## ifft_top
module ifft_top 
     (
         input   wire           clk           ,                 
         input   wire           rst           ,                 
		 input   wire           ifft_enable   ,                 
		 input   wire  [15:0]   in_0_real     ,                 
         input   wire  [15:0]   in_1_real     ,                 
         input   wire  [15:0]   in_2_real     ,                 
         input   wire  [15:0]   in_3_real     ,                 
         input   wire  [15:0]   in_4_real     ,                 
         input   wire  [15:0]   in_5_real     ,                 
         input   wire  [15:0]   in_6_real     ,                 
         input   wire  [15:0]   in_7_real     ,                 
         input   wire  [15:0]   in_8_real     ,                 
         input   wire  [15:0]   in_9_real     ,                 
         input   wire  [15:0]   in_10_real    ,                 
         input   wire  [15:0]   in_11_real    ,                 
		 input   wire  [15:0]   in_0_imag     ,                 
         input   wire  [15:0]   in_1_imag     ,                 
         input   wire  [15:0]   in_2_imag     ,                 
         input   wire  [15:0]   in_3_imag     ,                 
         input   wire  [15:0]   in_4_imag     ,                 
         input   wire  [15:0]   in_5_imag     ,                 
         input   wire  [15:0]   in_6_imag     ,                 
         input   wire  [15:0]   in_7_imag     ,                 
         input   wire  [15:0]   in_8_imag     ,                 
         input   wire  [15:0]   in_9_imag     ,                 
         input   wire  [15:0]   in_10_imag    ,                 
         input   wire  [15:0]   in_11_imag    ,                 
		 output  wire  [15:0]   ifft_out_real ,                 
		 output  wire  [15:0]   ifft_out_imag ,                 
		 output  wire           finish                          
     );
For scale: about 420 I/O pins, roughly 81,000 um^2 of cells after synthesis.
clock: 18.2 ns
lec_check: 0
cap_margin: 20
cell_pad_in_sites_global_placement: 0
core_aspect_ratio: 1.12
core_margin: 2
core_utilization: 58
cts_cluster_size: 61
gpl_routability_driven: 0
gpl_timing_driven: 1
max_routing_layer: met5
min_routing_layer: met1
place_density: 0.42
setup_slack_margin: 2.65
slew_margin: 15
tns_end_percent: 100
run.sh (not shown) runs the stock make flow with config.mk's settings and CLKGATE_MAP_FILE=.
The first run produced a clean layout.
Change:
CELL_PAD_IN_SITES_GLOBAL_PLACEMENT = unset   (was 0)
CORE_ASPECT_RATIO = unset   (was 1.12)
CTS_CLUSTER_SIZE = unset   (was 61)
GPL_ROUTABILITY_DRIVEN = unset   (was 0)
GPL_TIMING_DRIVEN = unset   (was 1)
MAX_ROUTING_LAYER = unset   (was met5)
MIN_ROUTING_LAYER = unset   (was met1)
PLACE_DENSITY = unset   (was 0.42)
SETUP_SLACK_MARGIN = 2.52   (was 2.65)
SLEW_MARGIN = 20   (was 15)
TNS_END_PERCENT = unset   (was 100)
clock period = 8.72 ns   (was 18.2 ns; I/O delays follow)
=>
- The changed run finished but fails on negative setup slack
- total power rises by 110%
- global-route usage rises by 0.69 points
- final cell count rises by about 8%
- core utilization rises by 6.3 points
- clock skew rises by 37 ps
- wire length rises by 2.5%
Change:
CORE_UTILIZATION = 44   (was 58)
SETUP_SLACK_MARGIN = unset   (was 2.52)
clock period = 11.7 ns   (was 8.72 ns; I/O delays follow)
- The new run reached the layout checks and failed them: negative setup slack
- non-clock buffer count drops by 110
- area after synthesis does not change
- cell area drops by about 1.2%
- sequential power drops by about 26%
- synthesized cell count stays the same
- routed wire length drops by 1.4%
- worst setup slack gains 2500 ps
- clock skew drops by 64 ps
- total power drops by about 25%
- first-iteration DRC count drops by 21%
Change:
CORE_UTILIZATION = 9   (was 44)
clock period = 16.3 ns   (was 11.7 ns; I/O delays follow)
What happened:
- This time the run completed without violations
- sequential share of layout area went down by 1.3 points
- global-route usage falls by 22 points
- utilization fell by 43 points

========
ifft_top again, from the RTL that the note above started with.
Settings: LEC_CHECK=0, ABC_AREA=0, CAP_MARGIN=25, CELL_PAD_IN_SITES_DETAIL_PLACEMENT=2, CORE_MARGIN=2, CORE_UTILIZATION=20, CTS_CLUSTER_DIAMETER=392, GPL_ROUTABILITY_DRIVEN=1, PLACE_DENSITY_LB_ADDON=0.0, SETUP_SLACK_MARGIN=-1.48, SLEW_MARGIN=20; clock period 20.0 ns.
Rerun with:
- ABC_AREA: 0 -> default
- CAP_MARGIN: 25 -> 20
- CELL_PAD_IN_SITES_DETAIL_PLACEMENT: 2 -> default
- CORE_UTILIZATION: 20 -> 68
- CTS_CLUSTER_DIAMETER: 392 -> default
- GPL_ROUTABILITY_DRIVEN: 1 -> default
- PLACE_DENSITY_LB_ADDON: 0.0 -> default
- SETUP_SLACK_MARGIN: -1.48 -> default
- clock period: 20.0 -> 9.08 ns (I/O delays scaled with it)
Now the flow finished but fails on negative setup slack.
Routed wire length falls by a quarter to a third.
Cell area rises by a few percent.
Non-clock buffer count is higher by 752.
Rerun with:
- CORE_UTILIZATION: 68 -> 62
- clock period: 9.08 -> 15.1 ns (I/O delays scaled with it)
The changed run finished clean.
Utilization shrinks by 14 points.
Total power fell by 40%.
Synthesized cell count is unchanged.
Die area is higher by 9.6%.
Global-route usage came out lower by 7.2 points.
Cell count fell by 5.1%.
Setup slack gets better by 3.8 ns.
Count of clock-buffer cells in the layout climbs by 11.
Design area goes down by 8.4%.
Synthesized area does not change.
Rerun with:
- CORE_UTILIZATION: 62 -> 52
- CTS_CLUSTER_SIZE: default -> 99
- clock period: 15.1 -> 13.0 ns (I/O delays scaled with it)
The new run ran to the end with violations: negative setup slack.
Via count rose by 2.5%.
Cell area came out higher by 8.0%.
Area after synthesis is unchanged.
Total power went up by 15%.
Setup slack loses 0.45 ns.
Die size came out higher by 19%.
Rerun with:
- CORE_UTILIZATION: 52 -> 40
- CTS_CLUSTER_SIZE: 99 -> default
- clock period: 13.0 -> 13.5 ns (I/O delays scaled with it)
This time the run ran to the end with no violations; global-route usage shrinks by 9.3 points; routed wire length is lower by 4.8%; clock power came out lower by 6.8%; hold slack gains 0.021 ns; total power decreases by 5.0%; clock skew fell by 0.032 ns.

========
== try-violet ==
ifft_top again, from the RTL that the note above started with.
make LEC_CHECK=0 CAP_MARGIN=20 CORE_MARGIN=2 CORE_UTILIZATION=71 CTS_CLUSTER_DIAMETER=192 CTS_CLUSTER_SIZE=24 HOLD_SLACK_MARGIN=-0.06 MAX_ROUTING_LAYER=met4 SETUP_SLACK_MARGIN=1.89 SLEW_MARGIN=20 finish   # period 12.9 ns
Nothing crashed in try-violet and all stages finished; the problem is that the final layout failed, the offending checks being negative setup slack.
Here is what was changed in the inputs of try-zinc compared with try-violet.
- HOLD_SLACK_MARGIN: -0.06 -> unset
- CTS_CLUSTER_DIAMETER: 192 -> unset
- MAX_ROUTING_LAYER: met4 -> unset
- SETUP_SLACK_MARGIN: 1.89 -> unset
- CORE_UTILIZATION: 71 -> 44
- CTS_CLUSTER_SIZE: 24 -> unset
- the clock period (ns, I/O delays scaled along): 12.9 -> 11.0
[summary]
No crash in try-zinc: every stage finished, but the layout fails its final checks due to negative setup slack.
Going from try-violet to try-zinc, global router's overall resource usage shrinks by 17 points.
Compared with try-violet, in try-zinc total number of tap cells now sits higher; final net count picked up an extra 269; final count of negative-setup-slack endpoints went up.
try-zinc: global-route wire length before repair about 3.4% above try-violet
Clock buffer count from CTS was higher in the run labelled try-zinc.
try-zinc ends up with higher multi-input gate area in the final layout than try-violet does.
## Diff of input files: try-yarrow against try-zinc
- a change of CORE_UTILIZATION from 44 to 52
- an added TNS_END_PERCENT of 10
- a change of the clock period (ns, I/O delays scaled along) from 11.0 to 13.3
Findings:
- Nothing crashed in try-yarrow and all stages finished; the problem is that the final layout failed, the offending checks being negative setup slack.
- Comparing try-zinc with try-yarrow, the count of hold-fix buffers inserted at cts came out essentially unchanged.
- Summary — length of the first detailed-routing pass in iterations, try-yarrow relative to try-zinc: higher, by 2.
- | fraction of standard cell area in multi-input logic | try-yarrow vs try-zinc | 1.3 points higher |
#### Input delta (try-cedar over try-yarrow)
- SETUP_SLACK_MARGIN newly set to 3.12
- the clock period (ns, I/O delays scaled along) changed from 13.3 to 11.0
### Flow results
Completing all stages was not enough for try-cedar: its layout failed the final checks because of negative setup slack.
DRC violation count after routing essentially unchanged between try-cedar and try-yarrow.
First-pass GRT wire length grows by a few percent when moving from try-yarrow to try-cedar.
The transition at the pin with the smallest max-transition slack of try-cedar is higher than that of try-yarrow.
There was hardly any difference in summed instance area of the synthesized netlist between try-cedar and try-yarrow.

========
exp/raven:
ifft_top again, from the RTL that the note above started with.
==> flow/config.mk <==
export PLATFORM = sky130hd
export DESIGN_NAME = ifft_top
export DESIGN_NICKNAME = ifft_top
export VERILOG_FILES = /design/flow/design.v
export SDC_FILE = /design/flow/constraint.sdc
export NUM_CORES = 4
export LEC_CHECK = 0
export CAP_MARGIN = 20
export CELL_PAD_IN_SITES_DETAIL_PLACEMENT = 2
export CORE_MARGIN = 9
export CORE_UTILIZATION = 63
export GPL_TIMING_DRIVEN = 1
export PLACE_DENSITY = 0.46
export SLEW_MARGIN = 20
==> flow/constraint.sdc <==
create_clock -name core_clock -period 13.4 [get_ports {clk}]
set_input_delay 2.6800 -clock core_clock [delete_from_list [all_inputs] [get_ports {clk}]]
set_output_delay 2.6800 -clock core_clock [all_outputs]
set_load 0.01 [all_outputs]
Stage in which a tool error killed exp/raven: 3_5_place_dp.
Input changes introduced in exp/sierra (baseline for comparison: exp/raven):
- PLACE_DENSITY removed (was 0.46)
- CORE_UTILIZATION changed from 63 to 58
- CELL_PAD_IN_SITES_DETAIL_PLACEMENT removed (was 2)
- GPL_TIMING_DRIVEN removed (was 1)
- CORE_MARGIN changed from 9 to 2
- SETUP_SLACK_MARGIN newly set to 1.39
- the clock period (ns, I/O delays scaled along) changed from 13.4 to 8.76
==> comparison <==
Comparing exp/sierra against exp/raven, there is no change at all in area after synthesis. Taking exp/raven as the reference point, the final weighted congestion in routability-driven placement of exp/sierra falls by about 0.9%. Number of I/O port buffers: exp/sierra vs exp/raven, no meaningful difference. When exp/sierra is set beside exp/raven, its initial cell density of the core turns out to be 5.3 points smaller. Core region area, exp/raven and exp/sierra, higher one = exp/sierra. Compared with exp/raven, exp/sierra shows a die area that is about 0.6% higher. As far as area share of and-or/or-and cells after synthesis goes, exp/raven and exp/sierra are indistinguishable; the numbers are identical. The runs compared here, exp/raven and exp/sierra, all ended either early or with open violations. exp/raven did not finish: a tool error stopped it during 3_5_place_dp. STATUS run=exp/sierra STAGES=ALL_DONE FINAL_CHECKS=FAILED CAUSE=setup timing. exp/raven and exp/sierra ended up with roughly the same die extent in x. exp/sierra ends up with a number of standard-cell rows in the floorplan that is about 4.6% higher than in exp/raven.
--- input diff exp/sierra..exp/willow ---
- CORE_UTILIZATION changed from 58 to 40
- SETUP_SLACK_MARGIN changed from 1.39 to 1.77
- the clock period (ns, I/O delays scaled along) changed from 8.76 to 13.5
Findings:
exp/willow against exp/sierra: sequential share of layout area shows an increase of 1.2 points, final instance area dropped 0.0036 mm². Going from exp/sierra to exp/willow, vertical die dimension rose about 20%; first-pass detailed-route iteration total rose 1. exp/willow did not stop at any stage, and its layout met the timing, design-rule and antenna checks. exp/willow vs. exp/sierra: number of placement rows went up by about 20%, die width increased by about 20% relative to the old numbers.
## Diff of input files: exp/cedar against exp/willow
- clearing SETUP_SLACK_MARGIN, which used to be 1.77
- swapping 40 for 68 in CORE_UTILIZATION
- putting CTS_CLUSTER_DIAMETER at 373 where nothing was set
- putting ABC_AREA at 1 where nothing was set
- swapping 13.5 for 6.77 in the clock period (ns, I/O delays scaled along)
--- outcome ---
From the logs: exp/cedar reached the end of the flow and failed the layout checks with setup timing. exp/willow closes out successfully: all stages finished, all timing, DRC and antenna checks passed. Overall power consumption (exp/cedar over exp/willow): increase, 100%. Cmp exp/cedar vs exp/willow: routed wire length higher in exp/cedar. The lower post-layout period usage of the worst path of exp/cedar and exp/willow is in exp/willow. Relative contribution of the clock network to total power, exp/cedar and exp/willow: lower on exp/cedar. From exp/willow to exp/cedar the numbers moved as follows: sequential share of cell area moved down, global-route usage higher, area of the mapped netlist climbed 0.0019 mm², total number of cells along the worst setup path moved down. Relative to exp/willow, the routed wirelength normalized by instance count measured on exp/cedar has increased by more than 10%. Compared with exp/willow, exp/cedar shows wire length of the first global-routing pass that has gone up by more than 10%.
--- input diff exp/cedar..exp/zinc ---
- swapping 68 for 58 in CORE_UTILIZATION
- clearing ABC_AREA, which used to be 1
- clearing CTS_CLUSTER_DIAMETER, which used to be 373
- putting SETUP_SLACK_MARGIN at 2.37 where nothing was set
- swapping 6.77 for 8.15 in the clock period (ns, I/O delays scaled along)
--- outcome ---
- What exp/cedar reported for total cells reported by yosys after synthesis has to be multiplied by 0.880 to get the figure for exp/zinc.
- Looking at routed wire length, exp/zinc sits 55,000 µm below exp/cedar.
- Although it ran to completion, exp/zinc produced a layout that fails the final checks because of setup timing.
- Summary: with exp/cedar as the reference, area after synthesis in exp/zinc moved down by a few percent.
- | routed length per placed instance | exp/zinc vs exp/cedar | 2.4 µm lower |
- The endpoint of the most critical setup path comes out ifft_out_imag[13] in one run and ifft_out_imag[15] in the other, namely in exp/cedar and exp/zinc respectively.
Relative to exp/zinc, the following input files were edited for exp/nickel:
- CORE_UTILIZATION now 52, was 58
- CTS_CLUSTER_DIAMETER now 398, previously not set
- SETUP_SLACK_MARGIN no longer set, was 2.37
- the clock period (ns, I/O delays scaled along) now 13.0, was 8.15
[summary]
The power of the sequential group in exp/zinc is 1.6 times that in exp/nickel. Re global-route wire length before repair: exp/nickel and exp/zinc aren't equal, and the lower value belongs to exp/zinc. The peak supply drop of exp/nickel was superior to that of exp/zinc. Compared with exp/zinc, exp/nickel shows a lower total power. Although exp/nickel finished all stages, its layout failed final checks on setup timing.
No activity file was given, so power comes from the tool's default toggle rates.
